$ cat flow/config.mk
export PLATFORM = sky130hd
export DESIGN_NAME = neural_pipeline_top
export DESIGN_NICKNAME = neural_pipeline_top
export VERILOG_FILES = /design/flow/design.v
export SDC_FILE = /design/flow/constraint.sdc
export NUM_CORES = 4
export LEC_CHECK = 0
export CAP_MARGIN = 35
export CELL_PAD_IN_SITES_DETAIL_PLACEMENT = 2
export CELL_PAD_IN_SITES_GLOBAL_PLACEMENT = 3
export CORE_ASPECT_RATIO = 1.99
export CORE_MARGIN = 2
export CORE_UTILIZATION = 51
export GPL_TIMING_DRIVEN = 1
export HOLD_SLACK_MARGIN = -0.04
export MAX_ROUTING_LAYER = met4
export SLEW_MARGIN = 30
export TNS_END_PERCENT = 5
$ cat flow/constraint.sdc
create_clock -name core_clock -period 30.1 [get_ports {clk}]
set_input_delay 6.0200 -clock core_clock [delete_from_list [all_inputs] [get_ports {clk}]]
set_output_delay 6.0200 -clock core_clock [all_outputs]
set_load 0.01 [all_outputs]
$ cat flow/design.v
`timescale 1ns / 1ps
module iir_filter (
    input wire clk,
    input wire rst,
    input wire signed [15:0] x_in,
    output reg signed [15:0] y_out
);
    localparam signed [39:0] B0 =  3947;
    localparam signed [39:0] B1 = -7894;
    localparam signed [39:0] B2 =  3947;
    localparam signed [39:0] A2 = -7891; 
    localparam signed [39:0] A3 =  3801;
    reg signed [39:0] z1;
    reg signed [39:0] z2;
    wire signed [39:0] x_ext;
    wire signed [39:0] b0_x, b1_x, b2_x;
    wire signed [39:0] a2_y, a3_y;
    wire signed [39:0] y_acc;
    assign x_ext = {{24{x_in[15]}}, x_in};
    assign b0_x = x_ext * B0;
    assign b1_x = x_ext * B1;
    assign b2_x = x_ext * B2;
    assign y_acc = b0_x + z1;
    reg signed [15:0] y_comb;
    wire signed [39:0] y_scaled = y_acc >>> 12; 
    always @(*) begin
        if (y_scaled > 32767)      
            y_comb = 32767;
        else if (y_scaled < -32768) 
            y_comb = -32768;
        else                        
            y_comb = y_scaled[15:0];
    end
    wire signed [39:0] y_comb_ext = {{24{y_comb[15]}}, y_comb};
    assign a2_y = y_comb_ext * A2;
    assign a3_y = y_comb_ext * A3;
    always @(posedge clk) begin
        if (rst) begin
            y_out <= 0;
            z1 <= 0;
            z2 <= 0;
        end else begin
            y_out <= y_comb;
            z1 <= b1_x - a2_y + z2;
            z2 <= b2_x - a3_y;
        end
    end
endmodule
`timescale 1ns / 1ps
module threshold_estimator (
    input wire clk,
    input wire rst,
    input wire signed [15:0] data_in,
    output reg signed [15:0] threshold
);
    reg signed [15:0] abs_data;
    always @(*) begin
        if (data_in == -16'd32768) abs_data = 16'd32767;
        else abs_data = (data_in < 0) ? -data_in : data_in;
    end
    localparam K = 14; 
    reg signed [31:0] accumulator;
    always @(posedge clk) begin
        if (rst) begin
            accumulator <= 0;
            threshold <= 0;
        end else begin
            accumulator <= accumulator - (accumulator >>> K) + abs_data;
            threshold <= -(((accumulator >>> K) * 45) >>> 3);
        end
    end
endmodule
`timescale 1ns / 1ps
module spike_detect (
    input wire clk,
    input wire rst,
    input wire signed [15:0] data_in,
    input wire signed [15:0] threshold,
    output reg spike_out
);
    localparam integer LOCKOUT = 20;
    localparam signed [15:0] SATURATION_NEG = -16'd30000;
    reg [4:0] timer;
    always @(posedge clk) begin
        if (rst) begin
            spike_out <= 0;
            timer <= 0;
        end else begin
            spike_out <= 0;
            if (timer > 0) begin
                timer <= timer - 1;
            end else begin
                if ((data_in < threshold) && (data_in > SATURATION_NEG)) begin
                    spike_out <= 1;
                    timer <= LOCKOUT;
                end
            end
        end
    end
endmodule
`timescale 1ns / 1ps
module velocity_decoder (
    input wire clk,
    input wire rst,
    input wire bin_strobe,  
    input wire signed [15:0] bin_count,  
    output reg signed [15:0] velocity  
);
    localparam signed [15:0] M1 = 16'd3891;  
    localparam signed [15:0] M2 = 16'd819;  
    localparam signed [15:0] MAX_VEL = 16'd20480; 
    localparam signed [15:0] MIN_VEL = -16'd20480;
    reg signed [31:0] term1;  
    reg signed [31:0] term2;  
    reg signed [31:0] sum;  
    always @(posedge clk) begin
        if (rst) begin
            velocity <= 0;
        end else if (bin_strobe) begin
            term1 = velocity * M1; 
            term2 = (bin_count * M2) <<< 12;
            sum = term1 + term2;
            if ((sum >>> 12) > MAX_VEL) 
                velocity <= MAX_VEL;
            else if ((sum >>> 12) < MIN_VEL)
                velocity <= MIN_VEL;
            else
                velocity <= sum >>> 12;
        end
    end
endmodule
`timescale 1ns / 1ps
module neural_pipeline_top (
    input wire clk,
    input wire rst,
    input wire signed [15:0] raw_in,
    output wire signed [15:0] vel_out
);
    wire signed [15:0] filt_out;
    wire spike_pulse_raw;  
    reg spike_pulse_safe;  
    wire signed [15:0] auto_threshold;
    reg [17:0] warmup_cnt; 
    always @(posedge clk) begin
        if (rst) begin
            warmup_cnt <= 0;
            spike_pulse_safe <= 0;
        end else begin
            if (warmup_cnt < 150000) 
                warmup_cnt <= warmup_cnt + 1;
            if (warmup_cnt == 150000) 
                spike_pulse_safe <= spike_pulse_raw;
            else 
                spike_pulse_safe <= 0;
        end
    end
    reg [10:0] bin_timer;
    reg bin_strobe;
    reg signed [15:0] bin_accumulator;
    reg signed [15:0] current_bin_count;
    iir_filter u_filter (
        .clk(clk),
        .rst(rst),
        .x_in(raw_in),
        .y_out(filt_out)
    );
    threshold_estimator u_thresh_gen (
        .clk(clk),
        .rst(rst),
        .data_in(filt_out),
        .threshold(auto_threshold)
    );
    spike_detect u_detect (
        .clk(clk),
        .rst(rst),
        .data_in(filt_out),
        .threshold(auto_threshold), 
        .spike_out(spike_pulse_raw) 
    );
    always @(posedge clk) begin
        if (rst) begin
            bin_timer <= 0;
            bin_accumulator <= 0;
            current_bin_count <= 0;
            bin_strobe <= 0;
        end else begin
            bin_strobe <= 0;
            if (spike_pulse_safe)
                bin_accumulator <= bin_accumulator + 1;
            if (bin_timer == 1499) begin
                bin_timer <= 0;
                current_bin_count <= bin_accumulator;
                bin_accumulator <= 0;
                bin_strobe <= 1;
            end else begin
                bin_timer <= bin_timer + 1;
                bin_strobe <= 0;
            end
        end
    end
    velocity_decoder u_decoder (
        .clk(clk),
        .rst(rst),
        .bin_strobe(bin_strobe),
        .bin_count(current_bin_count),
        .velocity(vel_out)
    );
endmodule
$ cat flow/run.sh
#!/bin/bash
# the make line also repeats each setting of config.mk as NAME=value (left out here)
make -C /OpenROAD-flow-scripts/flow DESIGN_CONFIG=/design/flow/config.mk WORK_HOME=/design/flow/orfs CLKGATE_MAP_FILE= finish
==> flow_summary.ini, run 1 <==
; yosys + openroad results
[outcome]
status = did not finish
stop_stage = 3_1_place_gp_skip_io
toolErrorMsg = [ERROR GPL-0301] Utilization 101.377 % exceeds 100%.

[yosys]
simple_gate_area_frac = 0.113
ys_cells = 4550
synth-main-ff-cell = dfxtp_1
synth_flops = 219
async_flop_share = 0
postSynthAreaPerCell_sq_um = 8.88
seq_area_frac_synth = 0.109
synth_nets = 5804
synth_top_cell_by_count = inv_1
mux_share = 0.0109
syn_area_sq_mm = 0.0404
ys_sh_adder = 0.480
area_leaders = fa_1, ha_1, dfxtp_1, inv_1, xnor2_1
ys_chip_area_sq_mm = 0.0404
synth.logic.top_family = adder cells
edf_count = 0
top_area_cell = fa_1
yosys_warnings = 5
xor_share = 0.0743
top_area_frac = 0.260
postSynthCellCount = 4550
aoi_share = 0.114
netlist_top_cells_count = inv_1, ha_1, fa_1
synth_cell_type_count = 89

[die]
fp_util = 0.514
row_count = 145
die_h_um = 401
core_sq_mm = 0.0786
die_w_um = 203
die_area_sq_mm = 0.0816
==> run 2, diff against run 1 <==
ABC_AREA = 1   (was not set)
CAP_MARGIN = 30   (was 35)
CELL_PAD_IN_SITES_DETAIL_PLACEMENT = not set   (was 2)
CELL_PAD_IN_SITES_GLOBAL_PLACEMENT = not set   (was 3)
CORE_ASPECT_RATIO = not set   (was 1.99)
CORE_UTILIZATION = 72   (was 51)
CTS_CLUSTER_DIAMETER = 209   (was not set)
GPL_TIMING_DRIVEN = not set   (was 1)
HOLD_SLACK_MARGIN = not set   (was -0.04)
PLACE_DENSITY_LB_ADDON = 0.04   (was not set)
SETUP_SLACK_MARGIN = 4.15   (was not set)
SLEW_MARGIN = 20   (was 30)
TNS_END_PERCENT = not set   (was 5)
clock period = 14.0 ns   (was 30.1 ns; I/O delays follow)
==> run 2 against run 1 <==
The run fails in 5_1_grt. Area after synthesis grew 3.8%. Die area shrank 26%. Synthesized cell count is 19% higher.
==> flow_summary.ini, run 2 <==
; yosys + openroad results
[placement]
gp_congestion = 1.06
post-dp-hpwl_mm = 115
io_buffers = 33

[die]
die_area_sq_mm = 0.0602
pin_count = 34
row_count = 88
die_h_um = 245
core_sq_mm = 0.0576
fp_util = 0.728
die_w_um = 245

[yosys]
edf_count = 0
aoi_share = 0.113
simple_gate_area_frac = 0.148
synth_cell_type_count = 56
ys_sh_adder = 0.463
ys_cells = 5429
async_flop_share = 0
top_area_frac = 0.250
synth_flops = 219
synth.logic.top_family = adder cells
area_leaders = fa_1, ha_1, inv_1, dfxtp_1, nand2_1
syn_area_sq_mm = 0.0419
xor_share = 0.0434
seq_area_frac_synth = 0.105
synth_top_cell_by_count = inv_1
mux_share = 0.000239
yosys_warnings = 5
postSynthCellCount = 5429
synth_nets = 6683
postSynthAreaPerCell_sq_um = 7.72
ys_chip_area_sq_mm = 0.0419
top_area_cell = fa_1
netlist_top_cells_count = inv_1, nand2_1, ha_1
synth-main-ff-cell = dfxtp_1

[outcome]
toolErrorMsg = [ERROR GRT-0116] Global routing finished with congestion. Check the congestion regions in the DRC Viewer.
status = did not finish
stop_stage = 5_1_grt

[cts]
ctsHoldBuffers = 0
clock_tree.root_cell = clkbuf_16
clkSinkCount = 219
cts_buffers = 27
clockBufferDepth = 3
htreeDepth = 1

[grt]
globalRoute.totalOverflow = 641
gr-usage-all-layers = 0.872
run 2: metal layers:
layer / overflow / track usage
met5: - / -
met4: 212 / 0.888
met3: 53 / 0.749
met2: 360 / 0.995
met1: 16 / 0.840
run 2: stage by stage:
step           hold slack (ns)  setup TNS [ns]  cell area [sq um]  std cells  setup slack [ns]
4_1_cts                  0.460          -15.48              54000       7053            -0.794
3_5_place_dp             0.439          -91.98              49400       6853             -2.65
3_3_place_gp             0.432          -72.77              49400       6853             -2.29
2_1_floorplan            0.418           -3.59              43300       5429            -0.358
run 2: repair_timing:
action / 4_1_cts
pin swaps: 285
buffers inserted: 152
gates cloned: 0
setup endpoints to repair: 85
gates resized: 598
==> run 3, diff against run 2 <==
ABC_AREA = not set   (was 1)
CAP_MARGIN = 20   (was 30)
CTS_CLUSTER_DIAMETER = 358   (was 209)
PLACE_DENSITY_LB_ADDON = not set   (was 0.04)
SETUP_SLACK_MARGIN = -1.33   (was 4.15)
clock period = 14.5 ns   (was 14.0 ns; I/O delays follow)
==> run 3 against run 2 <==
The layout now fails its checks (negative setup slack). Synthesized cell count is 16% lower. Die area is 3.6% lower. Area after synthesis is 3.7% lower.
==> flow_summary.ini, run 3 <==
; synthesis and place-and-route metrics
[die]
core_sq_mm = 0.0553
die_w_um = 241
row_count = 86
die_area_sq_mm = 0.0580
die_h_um = 241
fp_util = 0.730
pin_count = 34

[cells_and_area]
fin_util = 0.916
nNetsFinal = 6528
fin_cells = 6055
syn_to_final_growth_pct = 25.5

[worst_setup_path]
setup.worst_path.class = primary input to flip-flop
crit_path_start = raw_in[5]
critPathLaunchType = primary input
cp_max_fo = 6
worst_r2r_endpoint = u_filter.z1[38]$_SDFF_PP0_
arrival_ns = 18.21
cp.depth = 65
max_stage_delay_ns = 0.70
r2r-start = u_filter.z1[13]$_SDFF_PP0_
crit_end = u_filter.z1[38]$_SDFF_PP0_
path_buffers = 16
regToRegSetupSlack_ns = 3.01
cp_top_family = adder cells
worstSetupEndpointType = flip-flop
crit_required_ns = 14.96
cp_common_cell = fa_1
slowest_stage = fa_1
r2r_cells = 47

[drt]
post_drt_wl_per_cell_um = 24.6
via_per_inst = 6.44
num_vias = 39000
ant_nets = 0
drcViolationCount = 0
dr.pass1.iters = 9
routed_wl_mm = 149
drt_iter0_drc = 4346

[yosys]
ys_chip_area_sq_mm = 0.0404
simple_gate_area_frac = 0.113
edf_count = 0
xor_share = 0.0743
async_flop_share = 0
synth_cell_type_count = 89
synth_nets = 5804
seq_area_frac_synth = 0.109
aoi_share = 0.114
area_leaders = fa_1, ha_1, dfxtp_1, inv_1, xnor2_1
mux_share = 0.0109
postSynthCellCount = 4550
synth_top_cell_by_count = inv_1
top_area_cell = fa_1
netlist_top_cells_count = inv_1, ha_1, fa_1
top_area_frac = 0.260
ys_cells = 4550
postSynthAreaPerCell_sq_um = 8.88
synth-main-ff-cell = dfxtp_1
synth.logic.top_family = adder cells
syn_area_sq_mm = 0.0404
synth_flops = 219
ys_sh_adder = 0.480
yosys_warnings = 5

[final_timing]
tightestPinTransition_ns = 1.18
fin_tns_setup_ns = -112.81
rsz0062_at_grt = yes
fin_skew_ns = 0.0350
setup_viol = 59
period_minus_slack_ns = 17.75
fmax_mhz = 56.3
slew-limit-headroom = 0.207
hold_viol = 0
worst_slack_ns = -3.25
maxSlewViolCount = 0
hold_slack_ns = 0.468
finalClockPeriodUsage = 1.22

[cts]
cts_tree = done
clock.latency.late_pin_ns = 0.61
clockBufferDepth = 3
clkSinkCount = 219
htreeDepth = 1
ctsHoldBuffers = 0
cts_buffers = 29
clk_pin_slew_ns = 0.06
clock_tree.root_cell = clkbuf_16

[placement]
io_buffers = 33
pre_cts_ws_ns = -3.41
gp_congestion = 1.01
post-dp-hpwl_mm = 94.4
dp.cells = 5911

[outcome]
so_faults = negative setup slack
status = failed layout checks

[job]
tool_warnings = 74
cap_viol_max_count = 0

[grt]
grt_start_max_net_pins = 94
antenna_found_initial = 7
globalRoute.totalOverflow = 0
gr-usage-all-layers = 0.455
grt_pass1_vias = 38400
grt_pass1_wl_mm = 200

[min_path]
min_from = bin_timer[0]$_SDFF_PP0_
hold_path_depth = 1
hold_end = bin_timer[0]$_SDFF_PP0_
worstHoldPathType = flip-flop to flip-flop
[run 3: metal layers]
metal | up-vias | GRT usage | wire, um
met4 | 0 | 0.267 | 15200
li1 | 16200 | - | -
met2 | 3050 | 0.740 | 65000
met1 | 18300 | 0.526 | 50200
met5 | - | - | 0
met3 | 1384 | 0.0882 | 18300
[run 3: cell type report]
cell class / instances / area [sq um]
Clock buffer: 32 / 767
Sequential cell: 219 / 4380
Tap cell: 748 / 936
Inverter: 1006 / 3810
Fill cell: 2269 / 4630
Multi-Input combinational cell: 3263 / 34600
Antenna cell: 10 / 25.0
Clock inverter: 22 / 241
Timing Repair Buffer: 755 / 5880
[run 3: what timing repair did]
item | CTS | global route
endpoints found under the hold margin | 0 | 0
pin swaps | 122 | 178
setup buffers | 63 | 57
resized | 182 | 243
endpoints found under the setup margin | 45 | 46
[run 3: per-stage QoR]
step,area (sq um)
floorplan,41300
global placement,47100
detailed placement,47100
CTS,49200
global route,50700
finish,50700
==> run 4, diff against run 3 <==
ABC_AREA = 1   (was not set)
CTS_CLUSTER_DIAMETER = 207   (was 358)
HOLD_SLACK_MARGIN = -0.09   (was not set)
PLACE_DENSITY_LB_ADDON = 0.04   (was not set)
SETUP_SLACK_MARGIN = 2.21   (was -1.33)
clock period = 17.1 ns   (was 14.5 ns; I/O delays follow)
==> run 4 against run 3 <==
Sequential share of layout area is 0.064 points higher. Core utilization is 4.3 points lower. Area after synthesis is 3.8% higher. The layout fails its checks (max-capacitance violations, max-slew violations, negative setup slack). First-iteration DRC count up 34%.
==> flow_summary.ini, run 4 <==
; synthesis and place-and-route metrics
[outcome]
status = failed layout checks
so_faults = max-capacitance violations, max-slew violations, negative setup slack

[drt]
routed_wl_mm = 163
ant_nets = 0
dr.pass1.iters = 21
num_vias = 42600
drcViolationCount = 0
drt_iter0_drc = 5833
post_drt_wl_per_cell_um = 24.8
via_per_inst = 6.48

[final_timing]
setup_viol = 20
period_minus_slack_ns = 17.49
finalClockPeriodUsage = 1.02
fmax_mhz = 57.2
rsz0062_at_grt = yes
slew-limit-headroom = -0.110
worst_slack_ns = -0.387
tightestPinTransition_ns = 1.66
fin_skew_ns = 0.0807
hold_viol = 0
hold_slack_ns = 0.468
maxSlewViolCount = 4

[cells_and_area]
num-fill-cells = 2896
nNetsFinal = 7030
syn_to_final_growth_pct = 20.0
mi_logic_area_sq_mm = 0.0359
seq_area_sq_mm = 0.00438
fin_cells = 6574

[min_path]
min_from = u_detect.timer[1]$_SDFFE_PP0P_
hold_path_depth = 2
hold_end = u_detect.timer[1]$_SDFFE_PP0P_
worstHoldPathType = flip-flop to flip-flop

[grt]
grt_pass1_wl_mm = 211
antenna_found_initial = 9
gr-usage-all-layers = 0.459
grt_start_max_net_pins = 61
globalRoute.totalOverflow = 0
grt_pass1_vias = 40400

[yosys]
top_area_cell = fa_1
synth_cell_type_count = 56
synth.logic.top_family = adder cells
ys_cells = 5429
edf_count = 0
seq_area_frac_synth = 0.105
simple_gate_area_frac = 0.148
mux_share = 0.000239
xor_share = 0.0434
synth_flops = 219
postSynthCellCount = 5429
async_flop_share = 0
yosys_warnings = 5
top_area_frac = 0.250
ys_chip_area_sq_mm = 0.0419
synth_top_cell_by_count = inv_1
synth_nets = 6683
aoi_share = 0.113
netlist_top_cells_count = inv_1, nand2_1, ha_1
area_leaders = fa_1, ha_1, inv_1, dfxtp_1, nand2_1
postSynthAreaPerCell_sq_um = 7.72
syn_area_sq_mm = 0.0419
synth-main-ff-cell = dfxtp_1
ys_sh_adder = 0.463

[job]
tool_warnings = 72
cap_viol_max_count = 2

[worst_setup_path]
slowest_stage = xor2_1
worstSetupEndpointType = flip-flop
arrival_ns = 18.00
cp_common_cell = inv_1
r2r_cells = 43
path_buffers = 14
critPathLaunchType = primary input
cp_max_fo = 6
worst_r2r_endpoint = u_filter.z1[27]$_SDFF_PP0_
cp_top_family = adder cells
crit_path_start = raw_in[3]
regToRegSetupSlack_ns = 6.41
cp.depth = 59
crit_required_ns = 17.62
max_stage_delay_ns = 1.24
setup.worst_path.class = primary input to flip-flop
crit_end = u_filter.z1[27]$_SDFF_PP0_
r2r-start = u_filter.z1[1]$_SDFF_PP0_

[die]
fp_util = 0.728
core_sq_mm = 0.0576
die_h_um = 245
die_w_um = 245
die_area_sq_mm = 0.0602
pin_count = 34
row_count = 88

[cts]
cts_buffers = 25
clock.latency.late_pin_ns = 0.66
cts_tree = done
htreeDepth = 1
clk_pin_slew_ns = 0.06
clockBufferDepth = 3
clock_tree.root_cell = clkbuf_16
ctsHoldBuffers = 0
clkSinkCount = 219

[placement]
gp_congestion = 1.05
dp.cells = 6353
io_buffers = 33
post-dp-hpwl_mm = 101
run 4: layout make-up:
class | instances | area share
timing repair buffer | 359 | 0.0590
inverter | 1375 | 0.103
clock inverter | 16 | 0.00346
sequential | 219 | 0.0871
multi-input combinational | 3796 | 0.714
clock buffer | 30 | 0.0132
tap | 765 | 0.0190
antenna | 14 | 0.000696
run 4: timing repair:
item,CTS,global route
pin swaps,192,153
setup endpoints to repair,47,47
resized,426,335
setup buffers,89,71
cloned,1,0
run 4: per-layer routing:
layer,global-route usage,part of all wire,up-vias
li1,-,-,17800
met1,0.527,0.32,19600
met2,0.735,0.41,3579
met3,0.0968,0.14,1687
met4,0.286,0.12,0
met5,-,0,-
run 4: per-stage QoR:
step	cell area (sq um)	TNS [ns]	util	worst slack (ns)
CTS	48300	0	0.838	1.92
global placement	45100	0	0.782	0.00925
floorplan	42700	0	-	2.11
detailed placement	45100	-1.64	0.782	-0.238
global route	50300	-1.23	0.874	-0.140
finish	50300	-5.56	0.874	-0.387
==> run 5, diff against run 4 <==
CAP_MARGIN = 35   (was 20)
CELL_PAD_IN_SITES_DETAIL_PLACEMENT = 1   (was not set)
CELL_PAD_IN_SITES_GLOBAL_PLACEMENT = 2   (was not set)
CORE_ASPECT_RATIO = 1.99   (was not set)
CORE_UTILIZATION = 51   (was 72)
CTS_CLUSTER_DIAMETER = not set   (was 207)
GPL_TIMING_DRIVEN = 1   (was not set)
HOLD_SLACK_MARGIN = not set   (was -0.09)
PLACE_DENSITY_LB_ADDON = not set   (was 0.04)
SETUP_SLACK_MARGIN = not set   (was 2.21)
SLEW_MARGIN = 0   (was 20)
TNS_END_PERCENT = 5   (was not set)
clock period = 30.1 ns   (was 17.1 ns; I/O delays follow)
==> run 5 against run 4 <==
Non-clock buffer count fell by 304. Synthesized cell count stayed put. Die area up 41%. Hold slack got worse by 0.019 ns. Design area down 12%. The run now finishes clean. Flip-flop count did not move. Wire length down 5.1%. Sequential share of layout area up 1.1 points. Core utilization is 33 points lower. Via count decreased by 14%.
==> flow_summary.ini, run 5 <==
; synthesis and place-and-route metrics
[min_path]
hold_path_depth = 1
hold_end = bin_timer[0]$_SDFF_PP0_
min_from = bin_timer[0]$_SDFF_PP0_
worstHoldPathType = flip-flop to flip-flop

[worst_setup_path]
critPathLaunchType = primary input
cp.depth = 65
crit_end = u_filter.z1[35]$_SDFF_PP0_
crit_required_ns = 30.63
setup.worst_path.class = primary input to flip-flop
r2r-start = u_filter.z1[3]$_SDFF_PP0_
arrival_ns = 22.71
path_buffers = 12
cp_max_fo = 25
crit_path_start = raw_in[10]
cp_common_cell = nand2_1
worst_r2r_endpoint = u_filter.z1[35]$_SDFF_PP0_
slowest_stage = clkdlybuf4s50_1
worstSetupEndpointType = flip-flop
r2r_cells = 49
max_stage_delay_ns = 0.93
regToRegSetupSlack_ns = 18.31
cp_top_family = adder cells

[yosys]
syn_area_sq_mm = 0.0419
ys_chip_area_sq_mm = 0.0419
yosys_warnings = 5
ys_sh_adder = 0.463
postSynthAreaPerCell_sq_um = 7.72
synth.logic.top_family = adder cells
synth_nets = 6683
xor_share = 0.0434
mux_share = 0.000239
edf_count = 0
seq_area_frac_synth = 0.105
synth_flops = 219
aoi_share = 0.113
area_leaders = fa_1, ha_1, inv_1, dfxtp_1, nand2_1
postSynthCellCount = 5429
synth-main-ff-cell = dfxtp_1
synth_top_cell_by_count = inv_1
top_area_frac = 0.250
simple_gate_area_frac = 0.148
async_flop_share = 0
ys_cells = 5429
top_area_cell = fa_1
synth_cell_type_count = 56
netlist_top_cells_count = inv_1, nand2_1, ha_1

[grt]
grt_pass1_vias = 42400
globalRoute.totalOverflow = 0
grt_start_max_net_pins = 59
grt_pass1_wl_mm = 236
gr-usage-all-layers = 0.382
antenna_found_initial = 3

[cts]
cts_resized = 0
cts_setup_buffers = 0
cts_tree = done
ctsHoldBuffers = 0
clock_tree.root_cell = clkbuf_16
clock.latency.late_pin_ns = 0.64
htreeDepth = 1
cts_buffers = 27
clockBufferDepth = 3
clk_pin_slew_ns = 0.06
clkSinkCount = 219

[final_timing]
fmax_mhz = 45.1
hold_viol = 0
maxSlewViolCount = 0
period_minus_slack_ns = 22.18
fin_tns_setup_ns = 0
rsz0062_at_grt = no
slew-limit-headroom = 0.343
fin_skew_ns = 0.0445
worst_slack_ns = 7.92
tightestPinTransition_ns = 0.986
finalClockPeriodUsage = 0.737
setup_viol = 0

[placement]
gp_congestion = 1.06
post-dp-hpwl_mm = 136
dp.cells = 6493
pre_cts_ws_ns = 7.53
io_buffers = 33

[job]
tool_warnings = 71
cap_viol_max_count = 0

[drt]
post_drt_wl_per_cell_um = 23.6
ant_nets = 0
dr.pass1.iters = 5
via_per_inst = 5.62
drt_iter0_drc = 1130
drcViolationCount = 0
routed_wl_mm = 155
num_vias = 36800

[die]
fp_util = 0.514
row_count = 148
die_h_um = 409
die_w_um = 207
core_sq_mm = 0.0817
die_area_sq_mm = 0.0847
pin_count = 34

[outcome]
status = complete, no violations

[cells_and_area]
syn_to_final_growth_pct = 6.04
nNetsFinal = 6727
fin_cells = 6548
-- run 5: area by class of cell --
cell class | count | area (sq um)
Fill cell | 10500 | 37200
Multi-Input combinational cell | 3795 | 32200
Inverter | 1375 | 5160
Sequential cell | 219 | 4380
Tap cell | 1050 | 1310
Clock buffer | 32 | 734
Timing Repair Buffer | 55 | 487
Clock inverter | 18 | 176
Antenna cell | 4 | 10.0
-- run 5: metrics by stage --
step                area [sq um]  hold slack (ns)  utilization
finish                     44500            0.449        0.545
global route               44500            0.470        0.544
CTS                        44500            0.455        0.544
detailed placement         43500            0.440        0.533
global placement           43500            0.429        0.533
floorplan                  41900            0.418            -
-- run 5: layer usage --
metal / wire [um] / vias up / GRT usage / part of all wire
met3: 4050 / 780 / 0.0426 / 0.026
met5: 0 / - / - / 0
met4: 21400 / 0 / 0.415 / 0.14
li1: - / 17100 / - / -
met2: 86600 / 900 / 0.743 / 0.56
met1: 42500 / 18000 / 0.278 / 0.27
==> run 6, diff against run 5 <==
CAP_MARGIN = 20   (was 35)
CELL_PAD_IN_SITES_DETAIL_PLACEMENT = not set   (was 1)
CELL_PAD_IN_SITES_GLOBAL_PLACEMENT = not set   (was 2)
CORE_ASPECT_RATIO = not set   (was 1.99)
CORE_UTILIZATION = 71   (was 51)
CTS_CLUSTER_DIAMETER = 232   (was not set)
CTS_CLUSTER_SIZE = 37   (was not set)
GPL_TIMING_DRIVEN = not set   (was 1)
HOLD_SLACK_MARGIN = 0.3   (was not set)
PLACE_DENSITY_LB_ADDON = 0.05   (was not set)
SETUP_SLACK_MARGIN = 4.44   (was not set)
SLEW_MARGIN = 20   (was 0)
TNS_END_PERCENT = not set   (was 5)
clock period = 15.1 ns   (was 30.1 ns; I/O delays follow)
==> run 6 against run 5 <==
The flow now stops in 5_1_grt. Die area down 28%. Area after synthesis is the same. Synthesized cell count unchanged.
==> flow_summary.ini, run 6 <==
; yosys + openroad results
[cts]
htreeDepth = 1
cts_buffers = 9
clkSinkCount = 219
clockBufferDepth = 3
clock_tree.root_cell = clkbuf_16

[yosys]
async_flop_share = 0
postSynthAreaPerCell_sq_um = 7.72
synth_top_cell_by_count = inv_1
synth_cell_type_count = 56
ys_sh_adder = 0.463
top_area_cell = fa_1
area_leaders = fa_1, ha_1, inv_1, dfxtp_1, nand2_1
xor_share = 0.0434
mux_share = 0.000239
ys_cells = 5429
synth_flops = 219
postSynthCellCount = 5429
synth.logic.top_family = adder cells
yosys_warnings = 5
aoi_share = 0.113
ys_chip_area_sq_mm = 0.0419
synth_nets = 6683
top_area_frac = 0.250
synth-main-ff-cell = dfxtp_1
simple_gate_area_frac = 0.148
syn_area_sq_mm = 0.0419
edf_count = 0
netlist_top_cells_count = inv_1, nand2_1, ha_1
seq_area_frac_synth = 0.105

[die]
die_h_um = 247
core_sq_mm = 0.0587
row_count = 89
fp_util = 0.715
die_w_um = 247
die_area_sq_mm = 0.0610
pin_count = 34

[grt]
gr-usage-all-layers = 0.775
globalRoute.totalOverflow = 125

[placement]
postPlaceCellArea_sq_mm = 0.0487
gp_congestion = 1.08
io_buffers = 33
post-dp-hpwl_mm = 109

[outcome]
toolErrorMsg = [ERROR GRT-0232] Routing congestion too high. Check the congestion heatmap in the GUI.
stop_stage = 5_1_grt
status = did not finish
==> run 6: what timing repair did <==
| action | 4_1_cts |
|---|---|
| gates resized | 461 |
| setup endpoints to repair | 69 |
| cloned | 1 |
| hold endpoints to repair | 0 |
| pin swaps | 238 |
| setup buffers | 74 |
| hold buffers | 0 |
==> run 6: layer usage <==
layer  GRT overflow  GRT usage
met4             49      0.752
met2             67      0.920
met5              -          -
met1              1      0.761
met3              8      0.618
==> run 6: stage by stage <==
step	setup WS, ns	std cells
floorplan	0.518	5429
global placement	-1.26	6781
detailed placement	-1.53	6781
CTS	0.204	6866
==> run 7, diff against run 6 <==
ABC_AREA = not set   (was 1)
CORE_UTILIZATION = 40   (was 71)
CTS_CLUSTER_DIAMETER = not set   (was 232)
CTS_CLUSTER_SIZE = not set   (was 37)
GPL_ROUTABILITY_DRIVEN = 0   (was not set)
GPL_TIMING_DRIVEN = 0   (was not set)
HOLD_SLACK_MARGIN = not set   (was 0.3)
MAX_ROUTING_LAYER = not set   (was met4)
PLACE_DENSITY_LB_ADDON = not set   (was 0.05)
SETUP_SLACK_MARGIN = not set   (was 4.44)
clock period = 25.0 ns   (was 15.1 ns; I/O delays follow)
==> run 7 against run 6 <==
Now clean on timing, DRC and antenna. Area after synthesis shrank 3.7%. Die area grew 70%. Synthesized cell count shrank 16%.
==> flow_summary.ini, run 7 <==
; synthesis and place-and-route metrics
[min_path]
worstHoldPathType = flip-flop to flip-flop
hold_path_depth = 1
hold_end = bin_timer[0]$_SDFF_PP0_
min_from = bin_timer[0]$_SDFF_PP0_

[grt]
globalRoute.totalOverflow = 0
busiest_layer = met2
met2_usage = 0.338
antenna_found_initial = 1
grt_pass1_vias = 31000
grt_use_met1 = 0.271
grtUsageMet3 = 0.0207
grt_start_max_net_pins = 31
grt_pass1_wl_mm = 164
gr-usage-all-layers = 0.199

[drt]
post_drt_wl_per_cell_um = 16.7
dr.pass1.iters = 7
routed_wl_mm = 99.1
num_vias = 29900
num_antenna_cells = 0
ant_nets = 0
drt_iter0_drc = 1508
via_per_inst = 5.03
drcViolationCount = 0

[yosys]
mux_share = 0.0109
top_area_frac = 0.260
async_flop_share = 0
synth-main-ff-cell = dfxtp_1
top_area_cell = fa_1
synth_top_cell_by_count = inv_1
synth.logic.top_family = adder cells
ys_cells = 4550
netlist_top_cells_count = inv_1, ha_1, fa_1
synth_nets = 5804
area_leaders = fa_1, ha_1, dfxtp_1, inv_1, xnor2_1
postSynthCellCount = 4550
yosys_warnings = 5
postSynthAreaPerCell_sq_um = 8.88
ys_chip_area_sq_mm = 0.0404
xor_share = 0.0743
seq_area_frac_synth = 0.109
syn_area_sq_mm = 0.0404
synth_flops = 219
simple_gate_area_frac = 0.113
aoi_share = 0.114
ys_sh_adder = 0.480
edf_count = 0
synth_cell_type_count = 89

[final_timing]
fmax_mhz = 41.6
setup_viol = 0
finalClockPeriodUsage = 0.962
hold_viol = 0
period_minus_slack_ns = 24.06
tightestPinTransition_ns = 1.05
fin_skew_ns = 0.0442
slew-limit-headroom = 0.299
worst_slack_ns = 0.944
maxSlewViolCount = 0
rsz0062_at_grt = no
hold_slack_ns = 0.465

[worst_setup_path]
path_buffers = 11
r2r-start = u_filter.z1[13]$_SDFF_PP0_
crit_required_ns = 25.47
crit_path_start = raw_in[0]
max_stage_delay_ns = 0.87
r2r_cells = 40
regToRegSetupSlack_ns = 11.45
critPathLaunchType = primary input
crit_end = u_filter.z1[29]$_SDFF_PP0_
arrival_ns = 24.53
cp_max_fo = 11
worst_r2r_endpoint = u_filter.z1[29]$_SDFF_PP0_
setup.worst_path.class = primary input to flip-flop
cp_common_cell = ha_1
cp.depth = 59
cp_top_family = adder cells
slowest_stage = clkdlybuf4s50_1
worstSetupEndpointType = flip-flop

[die]
die_w_um = 322
die_h_um = 322
fp_util = 0.403
row_count = 116
die_area_sq_mm = 0.104
pin_count = 34
core_sq_mm = 0.100

[outcome]
status = complete, no violations

[cells_and_area]
syn_to_final_growth_pct = 7.73
nNetsFinal = 5869
mi_logic_area_sq_mm = 0.0320
fin_util = 0.434
num-fill-cells = 9889
seq_area_sq_mm = 0.00439

[cts]
htreeDepth = 1
clkSinkCount = 219
ctsHoldBuffers = 0
clock.latency.late_pin_ns = 0.62
cts_tree = done
clockBufferDepth = 3
cts_buffers = 30
clock_tree.root_cell = clkbuf_16
clk_pin_slew_ns = 0.06

[job]
tool_warnings = 69
cap_viol_max_count = 0

[placement]
pre_cts_ws_ns = -0.432
io_buffers = 33
post-dp-hpwl_mm = 85.2
==> run 7: final cells by class <==
class | instances | share of cell area
Multi-Input combinational cell | 3263 | 0.736
Sequential cell | 219 | 0.101
Inverter | 1006 | 0.0868
Tap cell | 1298 | 0.0373
Clock buffer | 36 | 0.0187
Timing Repair Buffer | 33 | 0.00748
Clock inverter | 20 | 0.00733
Buffer | 62 | 0.00569
==> run 7: layer usage <==
layer,vias to the layer above,share of wire,routed length (um)
li1,14900,-,-
met1,14400,0.47,46400
met2,483,0.47,46500
met3,131,0.040,3940
met4,0,0.023,2270
met5,-,0,0
==> run 7: metrics by stage <==
stage | setup TNS [ns] | cell area (sq um) | instances
finish | 0 | 43500 | 5937
global route | 0 | 43500 | 5937
CTS | 0 | 43500 | 5937
detailed placement | -1.80 | 42300 | 5881
global placement | -2.94 | 42300 | 5881
floorplan | 0 | 40400 | 4550
==> run 7: timing repair <==
item / in CTS / in global routing
setup buffers: 0 / 0
endpoints found under the setup margin: 0 / 8
gates resized: 0 / 5
==> run 8, diff against run 7 <==
CORE_UTILIZATION = 72   (was 40)
GPL_ROUTABILITY_DRIVEN = not set   (was 0)
GPL_TIMING_DRIVEN = not set   (was 0)
MAX_ROUTING_LAYER = met5   (was not set)
PLACE_DENSITY = 0.35   (was not set)
SETUP_SLACK_MARGIN = 2.68   (was not set)
clock period = 18.7 ns   (was 25.0 ns; I/O delays follow)
==> run 8 against run 7 <==
Non-clock buffer count grew 208. Still clean on timing, DRC and antenna. Synthesized cell count is the same. Highest routed layer is now met5. Core utilization increased by 42 points. Critical endpoint is now u_filter.z1[33]$_SDFF_PP0_.
==> flow_summary.ini, run 8 <==
; synthesis and place-and-route metrics
[outcome]
status = complete, no violations

[cells_and_area]
fin_util = 0.855
nNetsFinal = 6073
finalInstanceArea_sq_mm = 0.0473
syn_to_final_growth_pct = 17.1
fin_cells = 5585

[cts]
cts_tree = done
cts_buffers = 26
clockBufferDepth = 3
htreeDepth = 1
clock.latency.late_pin_ns = 0.59
clock_tree.root_cell = clkbuf_16
clk_pin_slew_ns = 0.06
clkSinkCount = 219
ctsHoldBuffers = 0

[min_path]
min_from = bin_timer[0]$_SDFF_PP0_
worstHoldPathType = flip-flop to flip-flop
hold_end = bin_timer[0]$_SDFF_PP0_
hold_path_depth = 1

[die]
die_w_um = 241
die_h_um = 241
core_sq_mm = 0.0553
pin_count = 34
die_area_sq_mm = 0.0580
fp_util = 0.730
row_count = 86

[drt]
num_antenna_cells = 0
post_drt_wl_per_cell_um = 20.5
via_per_inst = 5.98
dr.pass1.iters = 7
drcViolationCount = 0
num_vias = 33400
ant_nets = 0
drt_iter0_drc = 2545
routed_wl_mm = 114

[grt]
grt_start_max_net_pins = 87
grt_pass1_vias = 33900
grt_pass1_wl_mm = 177
antenna_found_initial = 2
gr-usage-all-layers = 0.389
globalRoute.totalOverflow = 0

[placement]
dp.cells = 5398
post-dp-hpwl_mm = 85.3
io_buffers = 33
gp_congestion = 0.989
postPlaceCellArea_sq_mm = 0.0433

[yosys]
ys_chip_area_sq_mm = 0.0404
xor_share = 0.0743
netlist_top_cells_count = inv_1, ha_1, fa_1
synth_nets = 5804
synth_cell_type_count = 89
yosys_warnings = 5
synth_flops = 219
synth.logic.top_family = adder cells
syn_area_sq_mm = 0.0404
async_flop_share = 0
ys_sh_adder = 0.480
top_area_frac = 0.260
postSynthAreaPerCell_sq_um = 8.88
simple_gate_area_frac = 0.113
seq_area_frac_synth = 0.109
edf_count = 0
aoi_share = 0.114
synth-main-ff-cell = dfxtp_1
postSynthCellCount = 4550
area_leaders = fa_1, ha_1, dfxtp_1, inv_1, xnor2_1
synth_top_cell_by_count = inv_1
mux_share = 0.0109
ys_cells = 4550
top_area_cell = fa_1

[job]
tool_warnings = 74
cap_viol_max_count = 0

[worst_setup_path]
slowest_stage = fa_1
cp_top_family = adder cells
crit_required_ns = 19.18
crit_path_start = raw_in[5]
cp_common_cell = ha_1
max_stage_delay_ns = 0.57
setup.worst_path.class = primary input to flip-flop
worstSetupEndpointType = flip-flop
regToRegSetupSlack_ns = 7.62
arrival_ns = 18.27
critPathLaunchType = primary input
cp_max_fo = 7
crit_end = u_filter.z1[33]$_SDFF_PP0_
path_buffers = 15
r2r_cells = 50
r2r-start = u_filter.z1[13]$_SDFF_PP0_
cp.depth = 69
worst_r2r_endpoint = u_filter.z1[33]$_SDFF_PP0_

[final_timing]
fin_skew_ns = 0.0259
slew-limit-headroom = 0.175
hold_viol = 0
finalClockPeriodUsage = 0.951
period_minus_slack_ns = 17.79
tightestPinTransition_ns = 1.23
maxSlewViolCount = 0
rsz0062_at_grt = yes
fin_tns_setup_ns = 0
fmax_mhz = 56.2
setup_viol = 0
run 8: cell type report:
type | count | area [sq um]
clock inverter | 15 | 249
multi-input combinational | 3263 | 34700
timing repair buffer | 303 | 2510
tap | 748 | 936
fill | 3118 | 8000
sequential | 219 | 4380
clock buffer | 31 | 731
inverter | 1006 | 3820
run 8: per-stage QoR:
stage	setup WS, ns	hold WS (ns)
after global placement	0.126	0.443
after detailed placement	-0.0534	0.464
final	0.910	0.472
after global routing	0.509	0.502
after CTS	1.52	0.477
after floorplan	1.73	0.430
run 8: routing by layer:
| metal | track usage | up-vias | routed length, um |
|---|---|---|---|
| li1 | - | 15300 | - |
| met1 | 0.502 | 16300 | 45800 |
| met2 | 0.654 | 1409 | 53800 |
| met3 | 0.0655 | 436 | 8760 |
| met4 | 0.156 | 2 | 6030 |
| met5 | 0 | - | 17 |
run 8: repair_timing:
| action | CTS | global route |
|---|---|---|
| resized | 303 | 131 |
| gates cloned | 3 | 0 |
| pin swaps | 180 | 140 |
| buffers inserted | 91 | 47 |
| endpoints found under the setup margin | 50 | 48 |
==> run 9, diff against run 8 <==
ABC_AREA = 1   (was not set)
CTS_CLUSTER_DIAMETER = 207   (was not set)
MAX_ROUTING_LAYER = met4   (was met5)
PLACE_DENSITY = not set   (was 0.35)
PLACE_DENSITY_LB_ADDON = 0.04   (was not set)
SETUP_SLACK_MARGIN = -0.03   (was 2.68)
TNS_END_PERCENT = 5   (was not set)
clock period = 13.8 ns   (was 18.7 ns; I/O delays follow)
==> run 9 against run 8 <==
The run now fails in 5_1_grt. Die area grew 3.8%. Synthesized cell count rose by 19%. Area after synthesis increased by 3.8%.
==> flow_summary.ini, run 9 <==
; yosys + openroad results
[placement]
pre_cts_ws_ns = -3.00
post-dp-hpwl_mm = 116
io_buffers = 33
gp_congestion = 1.07

[yosys]
yosys_warnings = 5
synth-main-ff-cell = dfxtp_1
syn_area_sq_mm = 0.0419
seq_area_frac_synth = 0.105
top_area_frac = 0.250
synth_nets = 6683
synth.logic.top_family = adder cells
edf_count = 0
simple_gate_area_frac = 0.148
netlist_top_cells_count = inv_1, nand2_1, ha_1
ys_sh_adder = 0.463
synth_top_cell_by_count = inv_1
ys_chip_area_sq_mm = 0.0419
async_flop_share = 0
area_leaders = fa_1, ha_1, inv_1, dfxtp_1, nand2_1
top_area_cell = fa_1
ys_cells = 5429
synth_flops = 219
synth_cell_type_count = 56
mux_share = 0.000239
aoi_share = 0.113
xor_share = 0.0434
postSynthCellCount = 5429
postSynthAreaPerCell_sq_um = 7.72

[grt]
gr-usage-all-layers = 0.743
globalRoute.totalOverflow = 14

[die]
pin_count = 34
die_area_sq_mm = 0.0602
core_sq_mm = 0.0576
fp_util = 0.728
row_count = 88
die_h_um = 245
die_w_um = 245

[cts]
clockBufferDepth = 3
clock_tree.root_cell = clkbuf_16
htreeDepth = 1
clkSinkCount = 219
ctsHoldBuffers = 0
cts_buffers = 25

[outcome]
status = did not finish
toolErrorMsg = [ERROR GRT-0232] Routing congestion too high. Check the congestion heatmap in the GUI.
stop_stage = 5_1_grt
==> run 9: what timing repair did <==
item	in CTS
resized	190
pin swaps	70
setup buffers	27
gates cloned	1
endpoints found under the setup margin	56
==> run 9: through the flow <==
| step | hold slack (ns) | std cells | area, sq um |
|---|---|---|---|
| floorplan | 0.418 | 5429 | 42600 |
| global placement | 0.430 | 6847 | 48700 |
| detailed placement | 0.454 | 6847 | 48700 |
| CTS | 0.466 | 6920 | 50500 |
==> run 9: routing by layer <==
| layer | global-route usage | overflow |
|---|---|---|
| met1 | 0.695 | 0 |
| met2 | 0.925 | 3 |
| met5 | - | - |
| met3 | 0.579 | 2 |
| met4 | 0.738 | 9 |
==> run 10, diff against run 9 <==
ABC_AREA = not set   (was 1)
CELL_PAD_IN_SITES_GLOBAL_PLACEMENT = 3   (was not set)
CORE_UTILIZATION = 40   (was 72)
CTS_CLUSTER_DIAMETER = not set   (was 207)
GPL_ROUTABILITY_DRIVEN = 0   (was not set)
GPL_TIMING_DRIVEN = 1   (was not set)
MAX_ROUTING_LAYER = not set   (was met4)
PLACE_DENSITY_LB_ADDON = 0.06   (was 0.04)
SETUP_SLACK_MARGIN = not set   (was -0.03)
SLEW_MARGIN = 25   (was 20)
TNS_END_PERCENT = not set   (was 5)
clock period = 37.8 ns   (was 13.8 ns; I/O delays follow)
==> run 10 against run 9 <==
Now clean on timing, DRC and antenna. Die area increased by 72%. Area after synthesis decreased by 3.7%. Synthesized cell count decreased by 16%.
==> flow_summary.ini, run 10 <==
; synthesis and place-and-route metrics
[cts]
clock_tree.root_cell = clkbuf_16
cts_buffers = 34
ctsHoldBuffers = 0
clock.latency.late_pin_ns = 0.59
clockBufferDepth = 3
htreeDepth = 2
cts_setup_buffers = 0
cts_tree = done
clkSinkCount = 219
cts_resized = 0
clk_pin_slew_ns = 0.05

[drt]
top_layer_used = met4
ant_nets = 0
via_per_inst = 5.00
dr.pass1.iters = 5
routed_wl_mm = 113
wl_met3_mm = 3.09
drt_iter0_drc = 1181
drcViolationCount = 0
dr_wl_met2_mm = 53.4
m1WireLength_mm = 53.7
num_antenna_cells = 0
post_drt_wl_per_cell_um = 19.1
num_vias = 29500

[final_timing]
setup_viol = 0
hold_viol = 0
fmax_mhz = 37.9
tightestPinTransition_ns = 1.04
maxSlewViolCount = 0
slew-limit-headroom = 0.300
finalClockPeriodUsage = 0.699
period_minus_slack_ns = 26.41
fin_skew_ns = 0.0417
hold_slack_ns = 0.472
fin_tns_setup_ns = 0
rsz0062_at_grt = no

[yosys]
yosys_warnings = 5
synth-main-ff-cell = dfxtp_1
top_area_cell = fa_1
postSynthCellCount = 4550
async_flop_share = 0
ys_chip_area_sq_mm = 0.0404
area_leaders = fa_1, ha_1, dfxtp_1, inv_1, xnor2_1
syn_area_sq_mm = 0.0404
aoi_share = 0.114
top_area_frac = 0.260
seq_area_frac_synth = 0.109
synth_top_cell_by_count = inv_1
edf_count = 0
synth_cell_type_count = 89
postSynthAreaPerCell_sq_um = 8.88
ys_cells = 4550
netlist_top_cells_count = inv_1, ha_1, fa_1
simple_gate_area_frac = 0.113
mux_share = 0.0109
synth.logic.top_family = adder cells
ys_sh_adder = 0.480
synth_flops = 219
xor_share = 0.0743
synth_nets = 5804

[worst_setup_path]
setup.worst_path.class = primary input to flip-flop
r2r_cells = 46
path_buffers = 9
cp_common_cell = ha_1
regToRegSetupSlack_ns = 24.14
worstSetupEndpointType = flip-flop
r2r-start = u_filter.z1[13]$_SDFF_PP0_
crit_end = u_filter.z1[29]$_SDFF_PP0_
slowest_stage = a2111oi_0
max_stage_delay_ns = 0.76
cp.depth = 62
critPathLaunchType = primary input
cp_top_family = AND-OR/OR-AND gates
arrival_ns = 26.88
cp_max_fo = 42
worst_r2r_endpoint = u_filter.z1[29]$_SDFF_PP0_
crit_path_start = raw_in[1]
crit_required_ns = 38.27

[min_path]
min_from = bin_timer[0]$_SDFF_PP0_
hold_path_depth = 1
hold_end = bin_timer[0]$_SDFF_PP0_
worstHoldPathType = flip-flop to flip-flop

[outcome]
status = complete, no violations

[job]
cap_viol_max_count = 0
tool_warnings = 69

[grt]
antenna_found_initial = 1
globalRoute.totalOverflow = 0
grt_pass1_vias = 31400
grt_pass1_wl_mm = 181
grt_start_max_net_pins = 83
gr-usage-all-layers = 0.226

[die]
fp_util = 0.403
die_area_sq_mm = 0.104
row_count = 116
core_sq_mm = 0.100
die_h_um = 322
pin_count = 34
die_w_um = 322

[cells_and_area]
nNetsFinal = 5831
fin_util = 0.434
finalInstanceArea_sq_mm = 0.0434
syn_to_final_growth_pct = 7.51

[placement]
post-dp-hpwl_mm = 97.0
postPlaceCellArea_sq_mm = 0.0423
io_buffers = 33
-- run 10: stage by stage --
step / instances / worst slack, ns
2_1_floorplan: 4550 / 15.54
3_3_place_gp: 5839 / 10.83
3_5_place_dp: 5839 / 10.48
4_1_cts: 5901 / 11.06
5_1_grt: 5901 / 10.03
6_report: 5901 / 11.39
-- run 10: final cells by class --
| type | count | area (sq um) |
|---|---|---|
| inverters | 1006 | 3780 |
| clock inverters | 11 | 133 |
| repair buffers | 53 | 477 |
| clock buffers | 51 | 1020 |
| well taps | 1298 | 1620 |
| fillers | 10200 | 56700 |
| flip-flops and latches | 219 | 4380 |
| multi-input cells | 3263 | 32000 |
-- run 10: layer usage --
metal / GRT usage / vias up
met4: 0.0538 / 0
met2: 0.385 / 322
met3: 0.0213 / 106
li1: - / 14800
met1: 0.308 / 14300
met5: 0 / -
==> run 11, diff against run 10 <==
CELL_PAD_IN_SITES_GLOBAL_PLACEMENT = not set   (was 3)
CORE_UTILIZATION = 68   (was 40)
CTS_CLUSTER_SIZE = 47   (was not set)
GPL_ROUTABILITY_DRIVEN = not set   (was 0)
GPL_TIMING_DRIVEN = not set   (was 1)
PLACE_DENSITY_LB_ADDON = not set   (was 0.06)
SLEW_MARGIN = 20   (was 25)
clock period = 20.8 ns   (was 37.8 ns; I/O delays follow)
==> run 11 against run 10 <==
Hold slack got worse by 0.012 ns. Clock skew fell by 0.018 ns. Flip-flop count did not move. First-iteration DRC count rose by 34%. Register-to-register slack got worse by 15 ns. Highest routed layer unchanged. Critical path depth did not move. Largest cell class unchanged. Critical endpoint is now u_filter.z1[30]$_SDFF_PP0_. Critical path type unchanged. Via count rose by 3.0%. Final cell count fell by 8.2%.
==> flow_summary.ini, run 11 <==
; synthesis and place-and-route metrics
[die]
row_count = 89
fp_util = 0.686
die_h_um = 248
core_sq_mm = 0.0589
pin_count = 34
die_area_sq_mm = 0.0614
die_w_um = 248

[worst_setup_path]
crit_path_start = raw_in[9]
arrival_ns = 20.26
worstSetupEndpointType = flip-flop
cp_top_family = adder cells
worst_r2r_endpoint = u_filter.z1[30]$_SDFF_PP0_
max_stage_delay_ns = 0.56
critPathLaunchType = primary input
slowest_stage = fa_1
r2r_cells = 42
setup.worst_path.class = primary input to flip-flop
crit_end = u_filter.z1[30]$_SDFF_PP0_
crit_required_ns = 21.25
cp.depth = 62
cp_max_fo = 25
regToRegSetupSlack_ns = 8.99
r2r-start = u_filter.z1[12]$_SDFF_PP0_
path_buffers = 11

[yosys]
simple_gate_area_frac = 0.113
ys_chip_area_sq_mm = 0.0404
netlist_top_cells_count = inv_1, ha_1, fa_1
synth_cell_type_count = 89
async_flop_share = 0
synth.logic.top_family = adder cells
synth-main-ff-cell = dfxtp_1
ys_sh_adder = 0.480
syn_area_sq_mm = 0.0404
aoi_share = 0.114
postSynthAreaPerCell_sq_um = 8.88
synth_top_cell_by_count = inv_1
postSynthCellCount = 4550
area_leaders = fa_1, ha_1, dfxtp_1, inv_1, xnor2_1
top_area_cell = fa_1
synth_nets = 5804
xor_share = 0.0743
synth_flops = 219
top_area_frac = 0.260
edf_count = 0
seq_area_frac_synth = 0.109
yosys_warnings = 5
mux_share = 0.0109
ys_cells = 4550

[cts]
clockBufferDepth = 3
ctsHoldBuffers = 0
clk_pin_slew_ns = 0.06
clock.latency.late_pin_ns = 0.58
clkSinkCount = 219
cts_buffers = 27
htreeDepth = 1
cts_tree = done
clock_tree.root_cell = clkbuf_16

[drt]
ant_nets = 0
via_per_inst = 5.61
post_drt_wl_per_cell_um = 17.9
num_antenna_cells = 0
routed_wl_mm = 97.1
drt_iter0_drc = 1587
drcViolationCount = 0
num_vias = 30400
dr.pass1.iters = 6

[min_path]
hold_path_depth = 1
worstHoldPathType = flip-flop to flip-flop
hold_end = bin_timer[0]$_SDFF_PP0_
min_from = bin_timer[0]$_SDFF_PP0_

[final_timing]
tightestPinTransition_ns = 1.11
fmax_mhz = 50.5
maxSlewViolCount = 0
rsz0062_at_grt = no
hold_slack_ns = 0.460
setup_viol = 0
hold_viol = 0
slew-limit-headroom = 0.259
period_minus_slack_ns = 19.81
fin_skew_ns = 0.0233
finalClockPeriodUsage = 0.952

[grt]
grt_pass1_vias = 30600
grt_start_max_net_pins = 95
grt_pass1_wl_mm = 160
globalRoute.totalOverflow = 0
antenna_found_initial = 1
gr-usage-all-layers = 0.329

[placement]
gp_congestion = 0.965
io_buffers = 33
post-dp-hpwl_mm = 82.3

[outcome]
status = complete, no violations

[cells_and_area]
syn_to_final_growth_pct = 6.75
nNetsFinal = 5881

[job]
tool_warnings = 71
cap_viol_max_count = 0
## run 11: routing by layer
layer | track usage | up-vias | wire [um]
met5 | 0 | - | 0
met4 | 0.0793 | 0 | 2580
met3 | 0.0417 | 132 | 5040
met2 | 0.542 | 682 | 44500
met1 | 0.463 | 14700 | 45000
li1 | - | 14900 | -
## run 11: final cells by class
cell class	count	area (sq um)
timing repair buffer	110	915
sequential	219	4380
tap	773	967
clock inverter	15	210
multi-input combinational	3263	32100
fill	4671	15800
inverter	1006	3780
clock buffer	33	738
## run 11: through the flow
step | std cells | instance area [sq um] | setup WS, ns | utilization | TNS [ns]
after floorplan | 4550 | 40400 | 1.94 | - | 0
after global placement | 5368 | 42000 | -0.177 | 0.713 | -0.659
after detailed placement | 5368 | 42000 | -0.389 | 0.713 | -2.23
after CTS | 5416 | 43000 | 0.103 | 0.729 | 0
after global routing | 5419 | 43100 | 0.0202 | 0.732 | 0
final | 5419 | 43100 | 0.990 | 0.732 | 0
## run 11: timing repair
| action | 4_1_cts | 5_1_grt |
|---|---|---|
| setup endpoints to repair | 0 | 20 |
| buffers inserted | 0 | 3 |
| resized | 0 | 30 |
==> run 12, diff against run 11 <==
CORE_UTILIZATION = 40   (was 68)
CTS_CLUSTER_SIZE = not set   (was 47)
SETUP_SLACK_MARGIN = 4.3   (was not set)
clock period = 23.2 ns   (was 20.8 ns; I/O delays follow)
==> run 12 against run 11 <==
Critical path type unchanged. Still clean. Synthesized cell count did not move. Clock skew fell by 0.0047 ns. Count of clock-buffer cells in the layout rose by 5.
==> flow_summary.ini, run 12 <==
; synthesis and place-and-route metrics
[yosys]
synth-main-ff-cell = dfxtp_1
synth_nets = 5804
ys_chip_area_sq_mm = 0.0404
async_flop_share = 0
top_area_frac = 0.260
synth_cell_type_count = 89
area_leaders = fa_1, ha_1, dfxtp_1, inv_1, xnor2_1
postSynthCellCount = 4550
postSynthAreaPerCell_sq_um = 8.88
ys_sh_adder = 0.480
seq_area_frac_synth = 0.109
top_area_cell = fa_1
edf_count = 0
simple_gate_area_frac = 0.113
syn_area_sq_mm = 0.0404
aoi_share = 0.114
netlist_top_cells_count = inv_1, ha_1, fa_1
synth.logic.top_family = adder cells
synth_top_cell_by_count = inv_1
mux_share = 0.0109
ys_cells = 4550
xor_share = 0.0743
synth_flops = 219
yosys_warnings = 5

[placement]
post-dp-hpwl_mm = 85.4
pre_cts_ws_ns = 0.648
postPlaceCellArea_sq_mm = 0.0424
gp_congestion = 0.985
io_buffers = 33

[cts]
clkSinkCount = 219
cts_buffers = 30
clock.latency.late_pin_ns = 0.60
clockBufferDepth = 3
clk_pin_slew_ns = 0.06
htreeDepth = 1
cts_tree = done
clock_tree.root_cell = clkbuf_16

[grt]
grt_pass1_wl_mm = 169
grt_start_max_net_pins = 69
gr-usage-all-layers = 0.203
globalRoute.totalOverflow = 0
grt_pass1_vias = 31900
antenna_found_initial = 1

[worst_setup_path]
crit_path_start = raw_in[9]
crit_required_ns = 23.68
arrival_ns = 19.13
setup.worst_path.class = primary input to flip-flop
worstSetupEndpointType = flip-flop
cp_max_fo = 7
r2r-start = u_filter.z1[13]$_SDFF_PP0_
worst_r2r_endpoint = u_filter.z1[29]$_SDFF_PP0_
cp_common_cell = fa_1
max_stage_delay_ns = 0.56
path_buffers = 14
slowest_stage = fa_1
cp.depth = 63
r2r_cells = 42
crit_end = u_filter.z1[29]$_SDFF_PP0_
regToRegSetupSlack_ns = 12.32
cp_top_family = adder cells
critPathLaunchType = primary input

[die]
die_area_sq_mm = 0.104
fp_util = 0.403
die_w_um = 322
die_h_um = 322
core_sq_mm = 0.100
pin_count = 34
row_count = 116

[final_timing]
setup_viol = 0
fin_tns_setup_ns = 0
worst_slack_ns = 4.56
rsz0062_at_grt = yes
maxSlewViolCount = 0
fmax_mhz = 53.6
period_minus_slack_ns = 18.64
finalClockPeriodUsage = 0.804
hold_slack_ns = 0.464
tightestPinTransition_ns = 1.05
slew-limit-headroom = 0.302
fin_skew_ns = 0.0186
hold_viol = 0

[job]
cap_viol_max_count = 0
tool_warnings = 71

[drt]
ant_nets = 0
drcViolationCount = 0
routed_wl_mm = 104
num_vias = 30800
via_per_inst = 5.10
post_drt_wl_per_cell_um = 17.2
num_antenna_cells = 0
drt_iter0_drc = 1495
dr.pass1.iters = 5

[min_path]
hold_path_depth = 1
hold_end = bin_timer[0]$_SDFF_PP0_
min_from = bin_timer[0]$_SDFF_PP0_
worstHoldPathType = flip-flop to flip-flop

[cells_and_area]
fin_util = 0.464
finalInstanceArea_sq_mm = 0.0464
nNetsFinal = 5968
num-fill-cells = 9633
syn_to_final_growth_pct = 15.0

[outcome]
status = complete, no violations
==> run 12: per-stage QoR <==
step / cells
floorplan: 4550
global placement: 5840
CTS: 5968
global route: 6035
detailed placement: 5840
finish: 6035
==> run 12: metal layers <==
metal  GRT usage  up-vias  share of wire
met4      0.0517        0          0.026
met3      0.0242      146          0.044
met5           0        -              0
met2       0.342      552           0.47
met1       0.276    15000           0.46
li1            -    15100              -
==> run 12: area by class of cell <==
cell class,count,area (sq um),share of cell area
multi-input combinational,3265,34000,0.731
inverter,1006,3830,0.0825
timing repair buffer,192,1610,0.0346
clock inverter,17,188,0.00404
clock buffer,38,842,0.0181
tap,1298,1620,0.0350
sequential,219,4380,0.0944
==> run 12: what timing repair did <==
action	in CTS	in global routing
cloned	2	0
pin swaps	86	86
gates resized	253	198
hold buffers	0	0
buffers inserted	71	67
setup endpoints to repair	50	33
==> run 13, diff against run 12 <==
GPL_ROUTABILITY_DRIVEN = 0   (was not set)
GPL_TIMING_DRIVEN = 0   (was not set)
PLACE_DENSITY_LB_ADDON = 0.06   (was not set)
SETUP_SLACK_MARGIN = not set   (was 4.3)
SLEW_MARGIN = 30   (was 20)
clock period = 37.8 ns   (was 23.2 ns; I/O delays follow)
==> run 13 against run 12 <==
Hold slack worse by 0.0018 ns. Design area fell by 6.5%. Wire length up 4.5%. Critical path depth fell by 1. Flip-flop count unchanged. Via count down 4.0%. Final cell count is 1.6% lower. Clock skew is 0.020 ns higher. Critical path type unchanged. Count of clock-buffer cells in the layout grew 4. Still clean on timing, DRC and antenna. Non-clock buffer count decreased by 95. Critical endpoint unchanged.
==> flow_summary.ini, run 13 <==
; synthesis and place-and-route metrics
[outcome]
status = complete, no violations

[drt]
ant_nets = 0
via_per_inst = 4.98
dr.pass1.iters = 6
routed_wl_mm = 108
post_drt_wl_per_cell_um = 18.3
num_vias = 29600
num_antenna_cells = 0
drcViolationCount = 0
drt_iter0_drc = 1209

[final_timing]
period_minus_slack_ns = 27.22
tightestPinTransition_ns = 0.985
hold_viol = 0
rsz0062_at_grt = no
worst_slack_ns = 10.58
fin_tns_setup_ns = 0
fmax_mhz = 36.7
fin_skew_ns = 0.0382
hold_slack_ns = 0.462
maxSlewViolCount = 0
slew-limit-headroom = 0.344
finalClockPeriodUsage = 0.720
setup_viol = 0

[grt]
grt_pass1_wl_mm = 175
grt_pass1_vias = 31200
globalRoute.totalOverflow = 0
gr-usage-all-layers = 0.217
antenna_found_initial = 3
grt_start_max_net_pins = 25

[yosys]
ys_sh_adder = 0.480
ys_chip_area_sq_mm = 0.0404
synth_cell_type_count = 89
netlist_top_cells_count = inv_1, ha_1, fa_1
postSynthAreaPerCell_sq_um = 8.88
aoi_share = 0.114
postSynthCellCount = 4550
syn_area_sq_mm = 0.0404
top_area_cell = fa_1
xor_share = 0.0743
synth_top_cell_by_count = inv_1
yosys_warnings = 5
top_area_frac = 0.260
synth_flops = 219
seq_area_frac_synth = 0.109
synth-main-ff-cell = dfxtp_1
mux_share = 0.0109
synth.logic.top_family = adder cells
area_leaders = fa_1, ha_1, dfxtp_1, inv_1, xnor2_1
async_flop_share = 0
edf_count = 0
synth_nets = 5804
simple_gate_area_frac = 0.113
ys_cells = 4550

[die]
row_count = 116
die_h_um = 322
die_w_um = 322
pin_count = 34
fp_util = 0.403
die_area_sq_mm = 0.104
core_sq_mm = 0.100

[worst_setup_path]
worstSetupEndpointType = flip-flop
regToRegSetupSlack_ns = 23.89
r2r_cells = 44
crit_required_ns = 38.29
path_buffers = 13
max_stage_delay_ns = 0.96
critPathLaunchType = primary input
worst_r2r_endpoint = u_filter.z1[29]$_SDFF_PP0_
crit_end = u_filter.z1[29]$_SDFF_PP0_
cp_common_cell = ha_1
cp_top_family = AND-OR/OR-AND gates
r2r-start = u_filter.z1[4]$_SDFF_PP0_
slowest_stage = clkdlybuf4s50_1
arrival_ns = 27.71
cp.depth = 62
setup.worst_path.class = primary input to flip-flop
crit_path_start = raw_in[0]
cp_max_fo = 11

[cells_and_area]
nNetsFinal = 5871
num-fill-cells = 10300
syn_to_final_growth_pct = 7.56
finalInstanceArea_sq_mm = 0.0434
fin_cells = 5939
mi_logic_area_sq_mm = 0.0320
seq_area_sq_mm = 0.00439

[placement]
pre_cts_ws_ns = 9.81
postPlaceCellArea_sq_mm = 0.0424
io_buffers = 33
dp.cells = 5883
post-dp-hpwl_mm = 93.3

[cts]
cts_buffers = 30
clockBufferDepth = 3
ctsHoldBuffers = 0
clock_tree.root_cell = clkbuf_16
cts_setup_buffers = 0
clkSinkCount = 219
cts_tree = done
clock.latency.late_pin_ns = 0.61
htreeDepth = 1
clk_pin_slew_ns = 0.06
cts_resized = 0

[min_path]
hold_end = bin_timer[0]$_SDFF_PP0_
min_from = bin_timer[0]$_SDFF_PP0_
hold_path_depth = 1
worstHoldPathType = flip-flop to flip-flop

[job]
tool_warnings = 69
cap_viol_max_count = 0
run 13: routing by layer:
metal | GRT usage | part of all wire | vias up
met5 | 0 | 0 | -
met4 | 0.0453 | 0.021 | 0
met3 | 0.0194 | 0.029 | 93
met2 | 0.385 | 0.49 | 368
met1 | 0.288 | 0.46 | 14200
li1 | - | - | 14900
run 13: cell type report:
| cell class | instances | share of cell area |
|---|---|---|
| inverters | 1006 | 0.0869 |
| multi-input cells | 3263 | 0.737 |
| well taps | 1298 | 0.0374 |
| repair buffers | 35 | 0.00841 |
| clock buffers | 42 | 0.0204 |
| plain buffers | 62 | 0.00588 |
| clock inverters | 14 | 0.00320 |
| flip-flops and latches | 219 | 0.101 |
run 13: per-stage QoR:
stage,util
floorplan,-
global route,0.434
finish,0.434
CTS,0.434
global placement,0.423
detailed placement,0.424
